==> inputs of cedar <==
Design fir_filter, start of the top module:
module fir_filter
#(
    parameter NUM_ELEMENTS = 7
)
(
    input clk,
    input rst,
    input [ 7 : 0 ] weight_data,
    input [ 2 : 0 ] weight_idx,
    input weight_valid,
    output weight_ready,
    input [ 7 : 0 ] input_data,
    input input_valid,
    output input_ready,
    output [ 15 : 0 ] output_data,
    input output_ready,
    output output_valid
);
Settings: LEC_CHECK=0, CAP_MARGIN=20, CORE_MARGIN=2, CORE_UTILIZATION=72, CTS_CLUSTER_DIAMETER=40, HOLD_SLACK_MARGIN=-0.09, MAX_ROUTING_LAYER=met4, PLACE_DENSITY=0.35, SETUP_SLACK_MARGIN=-0.49, SLEW_MARGIN=20, TNS_END_PERCENT=40; clock period 8.1 ns.
run.sh (not shown) runs the stock make flow with config.mk's settings and CLKGATE_MAP_FILE=.
==> amber (differences from cedar) <==
==> flow/config.mk (replaced) <==
export PLATFORM = sky130hd
export DESIGN_NAME = fir_filter
export DESIGN_NICKNAME = fir_filter
export VERILOG_FILES = /design/flow/design.v
export SDC_FILE = /design/flow/constraint.sdc
export NUM_CORES = 4
export LEC_CHECK = 0
export CAP_MARGIN = 20
export CORE_MARGIN = 2
export CORE_UTILIZATION = 66
export CTS_CLUSTER_DIAMETER = 258
export CTS_CLUSTER_SIZE = 98
export SLEW_MARGIN = 20
==> flow/constraint.sdc (replaced) <==
create_clock -name core_clock -period 13.0 [get_ports {clk}]
set_input_delay 2.6000 -clock core_clock [delete_from_list [all_inputs] [get_ports {clk}]]
set_output_delay 2.6000 -clock core_clock [all_outputs]
set_load 0.01 [all_outputs]
==> impl_metrics.py <==
# Metrics from the implementation run
metrics = {
    "cts": {
        "clock_insertion_delay_worst_skew_ns": 0.37,
    },
    "worst_setup_path": {
        "worstRegToRegCells": 1,
    },
    "cells_and_area": {
        "layout.non_clock_buffers": 38,
    },
    "final_timing": {
        "final_worst_setup_slack_ns": 1.953,
        "rsz0062_at_grt": "no",
        "timing.final.crit_period_ns": 11.05,
    },
    "grt": {
        "groute.layer.met1.usage_pct": 46.42,
    },
    "detailed_routing": {
        "met3WireLength_um": 2642,
        "wl_per_cell_um": 19.67,
    },
    "status": {
        "run_status": "timing/DRC/antenna clean",
    },
    "power_and_ir_drop": {
        "cellInternalPower_w": 0.001022,
    },
}
That was amber.
==> impl_metrics.py <==
# Metrics from the implementation run
metrics = {
    "final_timing": {
        "final_worst_setup_slack_ns": -1.291,
        "number_of_setup_violations_in_the_final_report": 13,
    },
    "detailed_routing": {
        "met3WireLength_um": 3679,
    },
    "cts": {
        "clock_insertion_delay_worst_skew_ns": 0.38,
    },
    "cells_and_area": {
        "layout.non_clock_buffers": 233,
    },
    "status": {
        "violatedChecks": "negative setup slack",
        "run_status": "finished with violations",
    },
    "worst_setup_path": {
        "worstRegToRegCells": 3,
    },
    "power_and_ir_drop": {
        "cellInternalPower_w": 0.001860,
    },
    "grt": {
        "groute.layer.met1.usage_pct": 51.18,
    },
}
That was cedar.

---

==> trial 76 <==
==> flow/design.v <==
`timescale 1ns / 1ps
module fir_filter
#(
    parameter NUM_ELEMENTS = 7
)
(
    input clk,
    input rst,
    input [ 7 : 0 ] weight_data,
    input [ 2 : 0 ] weight_idx,
    input weight_valid,
    output weight_ready,
    input [ 7 : 0 ] input_data,
    input input_valid,
    output input_ready,
    output [ 15 : 0 ] output_data,
    input output_ready,
    output output_valid
);
    assign weight_ready = 1;
    assign input_ready = 1;
    assign output_valid = 1;
    reg [7:0] weights [NUM_ELEMENTS-1:0];
    reg [7:0] values [NUM_ELEMENTS-1:0];
    integer i;
    always@(posedge clk)begin
        if (rst)begin
            for (i = 0; i< NUM_ELEMENTS; i = i+1)
                weights[i] = 0;
        end else if (weight_valid)
            weights[weight_idx] = weight_data;
        for (i = NUM_ELEMENTS-1; i> 0; i=i-1)begin
            values[i] <= rst?0:values[i-1];
        end
        values[0] <= rst?0:input_data;
    end
    wire [15:0] intermediate_sums [NUM_ELEMENTS-1:0];
    assign output_data = intermediate_sums[NUM_ELEMENTS-1];  
    generate
        genvar j;
        for (j = 0; j<NUM_ELEMENTS; j=j+1)begin:summation
            assign intermediate_sums[j] = (j?intermediate_sums[j-1]:0) + values[j]*weights[j];
        end
    endgenerate
endmodule
==> flow/run.sh <==
#!/bin/bash
# the make line also repeats each setting of config.mk as NAME=value (left out here)
make -C /OpenROAD-flow-scripts/flow DESIGN_CONFIG=/design/flow/config.mk WORK_HOME=/design/flow/orfs CLKGATE_MAP_FILE= finish
==> flow/config.mk <==
export PLATFORM = sky130hd
export DESIGN_NAME = fir_filter
export DESIGN_NICKNAME = fir_filter
export VERILOG_FILES = /design/flow/design.v
export SDC_FILE = /design/flow/constraint.sdc
export NUM_CORES = 4
export LEC_CHECK = 0
export ABC_AREA = 1
export CAP_MARGIN = 5
export CELL_PAD_IN_SITES_GLOBAL_PLACEMENT = 1
export CORE_ASPECT_RATIO = 0.69
export CORE_MARGIN = 7
export CORE_UTILIZATION = 39
export CTS_CLUSTER_DIAMETER = 50
export CTS_CLUSTER_SIZE = 77
export GPL_ROUTABILITY_DRIVEN = 0
export GPL_TIMING_DRIVEN = 1
export MAX_ROUTING_LAYER = met4
export MIN_ROUTING_LAYER = met2
export PLACE_DENSITY_LB_ADDON = 0.13
export SETUP_SLACK_MARGIN = -1.32
export SLEW_MARGIN = 20
export TNS_END_PERCENT = 10
==> flow/constraint.sdc <==
create_clock -name core_clock -period 20.3 [get_ports {clk}]
set_input_delay 4.0600 -clock core_clock [delete_from_list [all_inputs] [get_ports {clk}]]
set_output_delay 4.0600 -clock core_clock [all_outputs]
set_load 0.01 [all_outputs]
==> trial 84 (differences from trial 76) <==
CAP_MARGIN = 30   (was 5)
CELL_PAD_IN_SITES_GLOBAL_PLACEMENT = default   (was 1)
CORE_ASPECT_RATIO = default   (was 0.69)
CORE_MARGIN = 2   (was 7)
CORE_UTILIZATION = 72   (was 39)
CTS_CLUSTER_DIAMETER = 31   (was 50)
CTS_CLUSTER_SIZE = default   (was 77)
GPL_ROUTABILITY_DRIVEN = default   (was 0)
GPL_TIMING_DRIVEN = default   (was 1)
MAX_ROUTING_LAYER = default   (was met4)
MIN_ROUTING_LAYER = default   (was met2)
PLACE_DENSITY = 0.35   (was default)
PLACE_DENSITY_LB_ADDON = default   (was 0.13)
SETUP_SLACK_MARGIN = default   (was -1.32)
TNS_END_PERCENT = default   (was 10)
==> flow/constraint.sdc (replaced) <==
create_clock -name core_clock -period 7.58 [get_ports {clk}]
set_input_delay 1.5160 -clock core_clock [delete_from_list [all_inputs] [get_ports {clk}]]
set_output_delay 1.5160 -clock core_clock [all_outputs]
set_load 0.01 [all_outputs]
==> notes <==
Trial 84 finished but failed the layout checks on setup timing. Trial 76 finished with timing, DRC and antenna clean.
Against trial 76, the non-clock buffer count of trial 84 is higher by 244.
Of trial 76 and trial 84, trial 84 has the higher combinational power (gap about 80%, measured against trial 84).
Between trial 76 and trial 84, the lower via count is in trial 84 (gap 21%, measured against trial 84).
Between trial 84 and trial 76, the lower first-iteration DRC count is in trial 84 (gap 43%, measured against trial 76).
Between trial 76 and trial 84, the lower die size is in trial 84 (gap about 100%, measured against trial 84).
Of trial 76 and trial 84, trial 84 has the higher global-route usage (gap 7.7 points).
Power and IR drop assume default switching activity.
